Design axi_timer_counter_top, start of the top module:
module axi_timer_counter_top #(
  parameter AXI_ADDR_BW_p = 12     
) (
  input logic  clk,
  input logic  rst_n,
  input logic [AXI_ADDR_BW_p-1:0] i_axi_awaddr,
  input logic  i_axi_awvalid,
  input logic [31:0] i_axi_wdata,
  input logic i_axi_wvalid,
  input logic i_axi_bready,
  input logic [AXI_ADDR_BW_p-1:0] i_axi_araddr,
  input logic i_axi_arvalid,
  input logic i_axi_rready,
  output logic o_axi_awready,
  output logic o_axi_wready,
  output logic [1:0] o_axi_bresp,
  output logic o_axi_bvalid,
  output logic o_axi_arready,
  output logic [31:0] o_axi_rdata,
  output logic [1:0] o_axi_rresp,
  output logic o_axi_rvalid,
  output logic o_cnt0_done,
  output logic o_cnt1_done
);
Size in the first run: about 1600 cells after synthesis, about 290 flip-flops, roughly 110 I/O pins, about 15000 um2 of cells after synthesis.
clock: 2.59 ns
lec_check: 0
cap_margin: 5
core_margin: 2
core_utilization: 72
cts_cluster_diameter: 96
cts_cluster_size: 50
setup_slack_margin: 0.74
slew_margin: 20
run.sh (not shown) runs the stock make flow with config.mk's settings and CLKGATE_MAP_FILE=.
The starting point ended with an error in 4_1_cts, error DPL-0038.
Edit:
--- a/flow/config.mk
+++ b/flow/config.mk
@@ -7,8 +7,5 @@
 export LEC_CHECK = 0
-export CAP_MARGIN = 5
+export CAP_MARGIN = 20
 export CORE_MARGIN = 2
-export CORE_UTILIZATION = 72
-export CTS_CLUSTER_DIAMETER = 96
-export CTS_CLUSTER_SIZE = 50
-export SETUP_SLACK_MARGIN = 0.74
+export CORE_UTILIZATION = 30
 export SLEW_MARGIN = 20
==> flow/constraint.sdc (replaced) <==
create_clock -name core_clock -period 4.34 [get_ports {clk}]
set_input_delay 0.8680 -clock core_clock [delete_from_list [all_inputs] [get_ports {clk}]]
set_output_delay 0.8680 -clock core_clock [all_outputs]
set_load 0.01 [all_outputs]
Now the flow finished with timing, DRC and antenna clean.
Synthesized cell count is unchanged.
Die area came out higher by 140%.
Synthesized area stays the same.
Edit:
--- a/flow/config.mk
+++ b/flow/config.mk
@@ -9,3 +9,5 @@
 export CORE_MARGIN = 2
-export CORE_UTILIZATION = 30
+export CORE_UTILIZATION = 71
+export CTS_CLUSTER_SIZE = 31
+export PLACE_DENSITY_LB_ADDON = 0.11
 export SLEW_MARGIN = 20
==> flow/constraint.sdc (replaced) <==
create_clock -name core_clock -period 2.95 [get_ports {clk}]
set_input_delay 0.5900 -clock core_clock [delete_from_list [all_inputs] [get_ports {clk}]]
set_output_delay 0.5900 -clock core_clock [all_outputs]
set_load 0.01 [all_outputs]
The changed run completed, yet does not pass: setup timing.
Design area is higher by 9.0%.
Worst setup slack got worse by 1.4 ns.
Utilization climbs by 58 points.
Wire length rose by 35%.
Non-clock buffer count came out higher by 119.
Fmax went up by 1.0%.
Power rises by 55%.
Edit:
--- a/flow/config.mk
+++ b/flow/config.mk
@@ -9,5 +9,3 @@
 export CORE_MARGIN = 2
-export CORE_UTILIZATION = 71
-export CTS_CLUSTER_SIZE = 31
-export PLACE_DENSITY_LB_ADDON = 0.11
+export CORE_UTILIZATION = 40
 export SLEW_MARGIN = 20
==> flow/constraint.sdc (replaced) <==
create_clock -name core_clock -period 5.0 [get_ports {clk}]
set_input_delay 1.0000 -clock core_clock [delete_from_list [all_inputs] [get_ports {clk}]]
set_output_delay 1.0000 -clock core_clock [all_outputs]
set_load 0.01 [all_outputs]
=>
- Now the flow went through all stages and came out clean
- synthesized area does not change
- wire length is lower by 29%
- power drops by 43%
- global-route usage is lower by 23 points

========
axi_timer_counter_top again, from the RTL that the note above started with.
export LEC_CHECK = 0
export ABC_AREA = 1
export CAP_MARGIN = 20
export CELL_PAD_IN_SITES_DETAIL_PLACEMENT = 2
export CELL_PAD_IN_SITES_GLOBAL_PLACEMENT = 1
export CORE_ASPECT_RATIO = 0.5
export CORE_MARGIN = 9
export CORE_UTILIZATION = 43
export CTS_CLUSTER_DIAMETER = 232
export CTS_CLUSTER_SIZE = 54
export GPL_ROUTABILITY_DRIVEN = 0
export HOLD_SLACK_MARGIN = 0.3
export MAX_ROUTING_LAYER = met5
export PLACE_DENSITY_LB_ADDON = 0.12
export SLEW_MARGIN = 5
export TNS_END_PERCENT = 15
create_clock -name core_clock -period 4.81 [get_ports {clk}]
The starting point failed in 3_5_place_dp with DPL-0033.
Edit:
==> flow/config.mk (replaced) <==
export PLATFORM = sky130hd
export DESIGN_NAME = axi_timer_counter_top
export DESIGN_NICKNAME = axi_timer_counter_top
export VERILOG_FILES = /design/flow/design.v
export SDC_FILE = /design/flow/constraint.sdc
export NUM_CORES = 4
export LEC_CHECK = 0
export CAP_MARGIN = 30
export CELL_PAD_IN_SITES_DETAIL_PLACEMENT = 2
export CELL_PAD_IN_SITES_GLOBAL_PLACEMENT = 1
export CORE_ASPECT_RATIO = 1.49
export CORE_MARGIN = 4
export CORE_UTILIZATION = 70
export MAX_ROUTING_LAYER = met4
export SLEW_MARGIN = 25
==> flow/constraint.sdc (replaced) <==
create_clock -name core_clock -period 5.0 [get_ports {clk}]
set_input_delay 1.0000 -clock core_clock [delete_from_list [all_inputs] [get_ports {clk}]]
set_output_delay 1.0000 -clock core_clock [all_outputs]
set_load 0.01 [all_outputs]
With this change the flow ended with an error in 3_1_place_gp_skip_io, error GPL-0301.
Synthesized cell count came out lower by 37%.
Synthesized area came out lower by 12%.
Die area came out lower by 50%.
Edit:
==> flow/config.mk (replaced) <==
export PLATFORM = sky130hd
export DESIGN_NAME = axi_timer_counter_top
export DESIGN_NICKNAME = axi_timer_counter_top
export VERILOG_FILES = /design/flow/design.v
export SDC_FILE = /design/flow/constraint.sdc
export NUM_CORES = 4
export LEC_CHECK = 0
export CAP_MARGIN = 20
export CORE_MARGIN = 2
export CORE_UTILIZATION = 66
export SLEW_MARGIN = 20
==> flow/constraint.sdc (replaced) <==
create_clock -name core_clock -period 2.49 [get_ports {clk}]
set_input_delay 0.4980 -clock core_clock [delete_from_list [all_inputs] [get_ports {clk}]]
set_output_delay 0.4980 -clock core_clock [all_outputs]
set_load 0.01 [all_outputs]
The changed run failed in 5_1_grt.
Area after synthesis stays the same.
Synthesized cell count stays the same.
Die size came out higher slightly.
Edit:
--- a/flow/config.mk
+++ b/flow/config.mk
@@ -7,0 +8 @@
+export ABC_AREA = 1
@@ -10 +11,3 @@
-export CORE_UTILIZATION = 66
+export CORE_UTILIZATION = 68
+export CTS_CLUSTER_DIAMETER = 88
+export HOLD_SLACK_MARGIN = -0.09
==> flow/constraint.sdc (replaced) <==
create_clock -name core_clock -period 3.07 [get_ports {clk}]
set_input_delay 0.6140 -clock core_clock [delete_from_list [all_inputs] [get_ports {clk}]]
set_output_delay 0.6140 -clock core_clock [all_outputs]
set_load 0.01 [all_outputs]
Result: This time the run completed without violations. Area after synthesis rises by about a fifth. Die area rises by roughly a tenth. Synthesized cell count rises by well over a third.
Edit:
--- a/flow/config.mk
+++ b/flow/config.mk
@@ -8 +8 @@
-export ABC_AREA = 1
+export ABC_AREA = 0
@@ -12,0 +13 @@
+export CTS_CLUSTER_SIZE = 15
@@ -13,0 +15 @@
+export SETUP_SLACK_MARGIN = 0.76
=> The new run ended with an error in 5_1_grt (ODB-0269). Area after synthesis came out lower by 12%. Synthesized cell count drops by 37%. Die size came out lower by 12%.
Edit:
--- a/flow/config.mk
+++ b/flow/config.mk
@@ -8 +7,0 @@
-export ABC_AREA = 0
@@ -11,5 +10 @@
-export CORE_UTILIZATION = 68
-export CTS_CLUSTER_DIAMETER = 88
-export CTS_CLUSTER_SIZE = 15
-export HOLD_SLACK_MARGIN = -0.09
-export SETUP_SLACK_MARGIN = 0.76
+export CORE_UTILIZATION = 52
==> flow/constraint.sdc (replaced) <==
create_clock -name core_clock -period 3.81 [get_ports {clk}]
set_input_delay 0.7620 -clock core_clock [delete_from_list [all_inputs] [get_ports {clk}]]
set_output_delay 0.7620 -clock core_clock [all_outputs]
set_load 0.01 [all_outputs]
What happened: The changed run ran to the end with no violations; die size went up by 30%; synthesized area stays the same; synthesized cell count does not change.
Power and IR drop assume default switching activity.
